==> flow/design.v <==
module  cordic_sin_cos
#(    
    parameter PIPELINE  = 16                         
)
(
    input                               clk,
    input                               rst_n,
    input       signed  [31:0]          angle,       
    input                               pre_vaild,
    output  reg signed  [31:0]          sin, 
    output  reg signed  [31:0]          cos,
    output  reg                         post_vaild
); 
wire signed [31:0]  angle_array[15:0];
assign angle_array[0]  = 32'sd2949120;     
assign angle_array[1]  = 32'sd1740992;     
assign angle_array[2]  = 32'sd919872;      
assign angle_array[3]  = 32'sd466944;      
assign angle_array[4]  = 32'sd234368;      
assign angle_array[5]  = 32'sd117312;      
assign angle_array[6]  = 32'sd58688;       
assign angle_array[7]  = 32'sd29312;       
assign angle_array[8]  = 32'sd14656;       
assign angle_array[9]  = 32'sd7360;        
assign angle_array[10] = 32'sd3648;        
assign angle_array[11] = 32'sd1856;	      
assign angle_array[12] = 32'sd896;         
assign angle_array[13] = 32'sd448;         
assign angle_array[14] = 32'sd256;         
assign angle_array[15] = 32'sd128;         
localparam K        = 32'h09b74;	   
reg signed  [31:0]  angle_map;
reg         [1:0]   site;
wire signed [15:0]  angle_t;
assign  angle_t = angle >>> 16;
always@(posedge clk or negedge rst_n)begin 
    if(!rst_n)begin
        angle_map   <=  0;
        site        <=  2'd1;
    end
    else    if((angle_t >= (-16'sd90))&&(angle_t <= 16'sd90))begin
        angle_map   <=  angle;
        site        <=  2'd1;
    end
    else    if(angle_t > 16'sd90 && angle_t <= 16'sd180)begin
        angle_map   <=  32'sd11796480 - angle;                   
        site        <=  2'd2;
    end
    else    begin
        angle_map   <=  -32'sd11796480 - angle;
        site        <=  2'd3;
    end
end   
reg signed 	[31:0] 		x[PIPELINE:0];
reg signed 	[31:0] 		y[PIPELINE:0];
reg signed 	[31:0] 		z[PIPELINE:0];
always@(posedge clk or negedge rst_n)begin
   if(!rst_n)begin
       x[0]    <=  32'sd0;
       y[0]    <=  32'sd0;
       z[0]    <=  32'sd0;
   end
   else    begin
       x[0]    <=   K;
       y[0]    <=   32'sd0;
       z[0]    <=   angle_map;
   end
end
genvar i;
generate
    for(i = 1;i < PIPELINE+1;i = i + 1)begin:cal_xyz
        always@(posedge clk or negedge rst_n)begin
            if(!rst_n)begin
                x[i]    <=  32'sd0;
                y[i]    <=  32'sd0;
                z[i]    <=  32'sd0;
            end
            else    if(z[i-1][31])begin
                x[i]    <=  x[i-1] + (y[i-1] >>> (i-1));
                y[i]    <=  y[i-1] - (x[i-1] >>> (i-1));
                z[i]    <=  z[i-1] + angle_array[i-1];
            end
            else    begin
                x[i]    <=  x[i-1] - (y[i-1] >>> (i-1));
                y[i]    <=  y[i-1] + (x[i-1] >>> (i-1));
                z[i]    <=  z[i-1] - angle_array[i-1];
            end
        end 
    end
endgenerate
reg     [PIPELINE+1:0]      vaild_r;
reg     [2*PIPELINE+1:0]    site_r;
always@(posedge clk or negedge rst_n)begin
    if(!rst_n)
        vaild_r <=  {(PIPELINE+2){1'b0}};
    else
        vaild_r <=  {vaild_r[PIPELINE:0],pre_vaild};
end
always@(posedge clk )begin
    site_r  <=  {site_r[2*PIPELINE-1:0],site};   
end
always@(posedge clk or negedge rst_n)begin
    if(!rst_n)
        post_vaild  <=  0;
    else
        post_vaild  <=  vaild_r[PIPELINE+1];
end
always@(posedge clk or negedge rst_n)begin
    if(!rst_n)begin
        sin <=  0;
        cos <=  0;
    end
    else    if(~vaild_r[PIPELINE+1])begin
        sin <=  0;
        cos <=  0;
    end
    else    begin
        case(site_r[2*PIPELINE+1:2*PIPELINE])
            2'd1:begin
                sin <=  y[PIPELINE];
                cos <=  x[PIPELINE];
            end
            2'd2:begin
                sin <=  y[PIPELINE];
                cos <=  ~x[PIPELINE] + 1;
            end
            2'd3:begin
                sin <=  y[PIPELINE];
                cos <=  ~x[PIPELINE] + 1;
            end      
            default:begin
                sin <=  y[PIPELINE];
                cos <=  x[PIPELINE];
            end
        endcase  
    end
end
endmodule
Settings: LEC_CHECK=0, CAP_MARGIN=5, CORE_MARGIN=2, CORE_UTILIZATION=72, SLEW_MARGIN=20; clock period 3.85 ns.
run.sh (not shown) runs the stock make flow with config.mk's settings and CLKGATE_MAP_FILE=.
The first run failed in global routing.
Change:
--- a/flow/config.mk
+++ b/flow/config.mk
@@ -6,6 +6,16 @@
 export NUM_CORES = 4
 export LEC_CHECK = 0
+export ABC_AREA = 1
 export CAP_MARGIN = 5
+export CORE_ASPECT_RATIO = 1.31
 export CORE_MARGIN = 2
-export CORE_UTILIZATION = 72
-export SLEW_MARGIN = 20
+export CORE_UTILIZATION = 29
+export CTS_CLUSTER_DIAMETER = 70
+export CTS_CLUSTER_SIZE = 94
+export GPL_TIMING_DRIVEN = 1
+export HOLD_SLACK_MARGIN = -0.07
+export MAX_ROUTING_LAYER = met4
+export MIN_ROUTING_LAYER = met1
+export SETUP_SLACK_MARGIN = 1.01
+export SLEW_MARGIN = 35
+export TNS_END_PERCENT = 40
==> flow/constraint.sdc (replaced) <==
create_clock -name core_clock -period 7.34 [get_ports {clk}]
set_input_delay 1.4680 -clock core_clock [delete_from_list [all_inputs] [get_ports {clk}]]
set_output_delay 1.4680 -clock core_clock [all_outputs]
set_load 0.01 [all_outputs]
The new run ran to the end with no violations.
Synthesized area came out higher by about a fifth.
Synthesized cell count went up by well over a third.
Die size came out higher to 2.9 times its value.
Change:
==> flow/config.mk (replaced) <==
export PLATFORM = sky130hd
export DESIGN_NAME = cordic_sin_cos
export DESIGN_NICKNAME = cordic_sin_cos
export VERILOG_FILES = /design/flow/design.v
export SDC_FILE = /design/flow/constraint.sdc
export NUM_CORES = 4
export LEC_CHECK = 0
export CAP_MARGIN = 20
export CORE_MARGIN = 2
export CORE_UTILIZATION = 72
export PLACE_DENSITY_LB_ADDON = 0.21
export SETUP_SLACK_MARGIN = 1.37
export SLEW_MARGIN = 20
==> flow/constraint.sdc (replaced) <==
create_clock -name core_clock -period 4.71 [get_ports {clk}]
set_input_delay 0.9420 -clock core_clock [delete_from_list [all_inputs] [get_ports {clk}]]
set_output_delay 0.9420 -clock core_clock [all_outputs]
set_load 0.01 [all_outputs]
Result:
- The changed run failed in global routing on ODB-0269
- die area is lower by 66%
- area after synthesis is lower by 15%
- synthesized cell count is lower by 36%
Change:
--- a/flow/config.mk
+++ b/flow/config.mk
@@ -9,5 +9,4 @@
 export CORE_MARGIN = 2
 export CORE_UTILIZATION = 72
-export PLACE_DENSITY_LB_ADDON = 0.21
-export SETUP_SLACK_MARGIN = 1.37
+export SETUP_SLACK_MARGIN = 1.35
 export SLEW_MARGIN = 20
What happened: The changed run aborted during global routing. Synthesized cell count stays the same. Die size does not change. Area after synthesis does not change.


// cordic_sin_cos: RTL as listed in full above, without the edits since
clock: 1.86 ns
lec_check: 0
abc_area: 1
cap_margin: 0
core_aspect_ratio: 0.7
core_margin: 2
core_utilization: 72
cts_cluster_diameter: 365
cts_cluster_size: 11
hold_slack_margin: 0.29
place_density: 0.39
setup_slack_margin: 0.56
slew_margin: 20
tns_end_percent: 5
The baseline died in 4_1_cts.
Rerun with:
Settings changed: ABC_AREA 1 to unset, CAP_MARGIN 0 to 20, CORE_ASPECT_RATIO 0.7 to unset, CORE_UTILIZATION 72 to 40, CTS_CLUSTER_DIAMETER 365 to unset, CTS_CLUSTER_SIZE 11 to unset, HOLD_SLACK_MARGIN 0.29 to unset, PLACE_DENSITY 0.39 to unset, SETUP_SLACK_MARGIN 0.56 to unset, TNS_END_PERCENT 5 to unset.
Clock period 1.86 ns to 5.19 ns, I/O delays scaled along.
Result:
- The new run produced a clean layout
- die size came out higher by 52%
- synthesized cell count came out lower by 36%
- area after synthesis came out lower by 15%
Rerun with:
Settings changed: ABC_AREA set to 1, CORE_UTILIZATION 40 to 72, CTS_CLUSTER_DIAMETER set to 365, CTS_CLUSTER_SIZE set to 98, PLACE_DENSITY set to 0.39, SETUP_SLACK_MARGIN set to 0.56, TNS_END_PERCENT set to 5.
Clock period 5.19 ns to 1.86 ns, I/O delays scaled along.
Result: The new run stopped in 4_1_cts; die size came out lower by 34%; area after synthesis grows by 18%; synthesized cell count goes up by 55%.
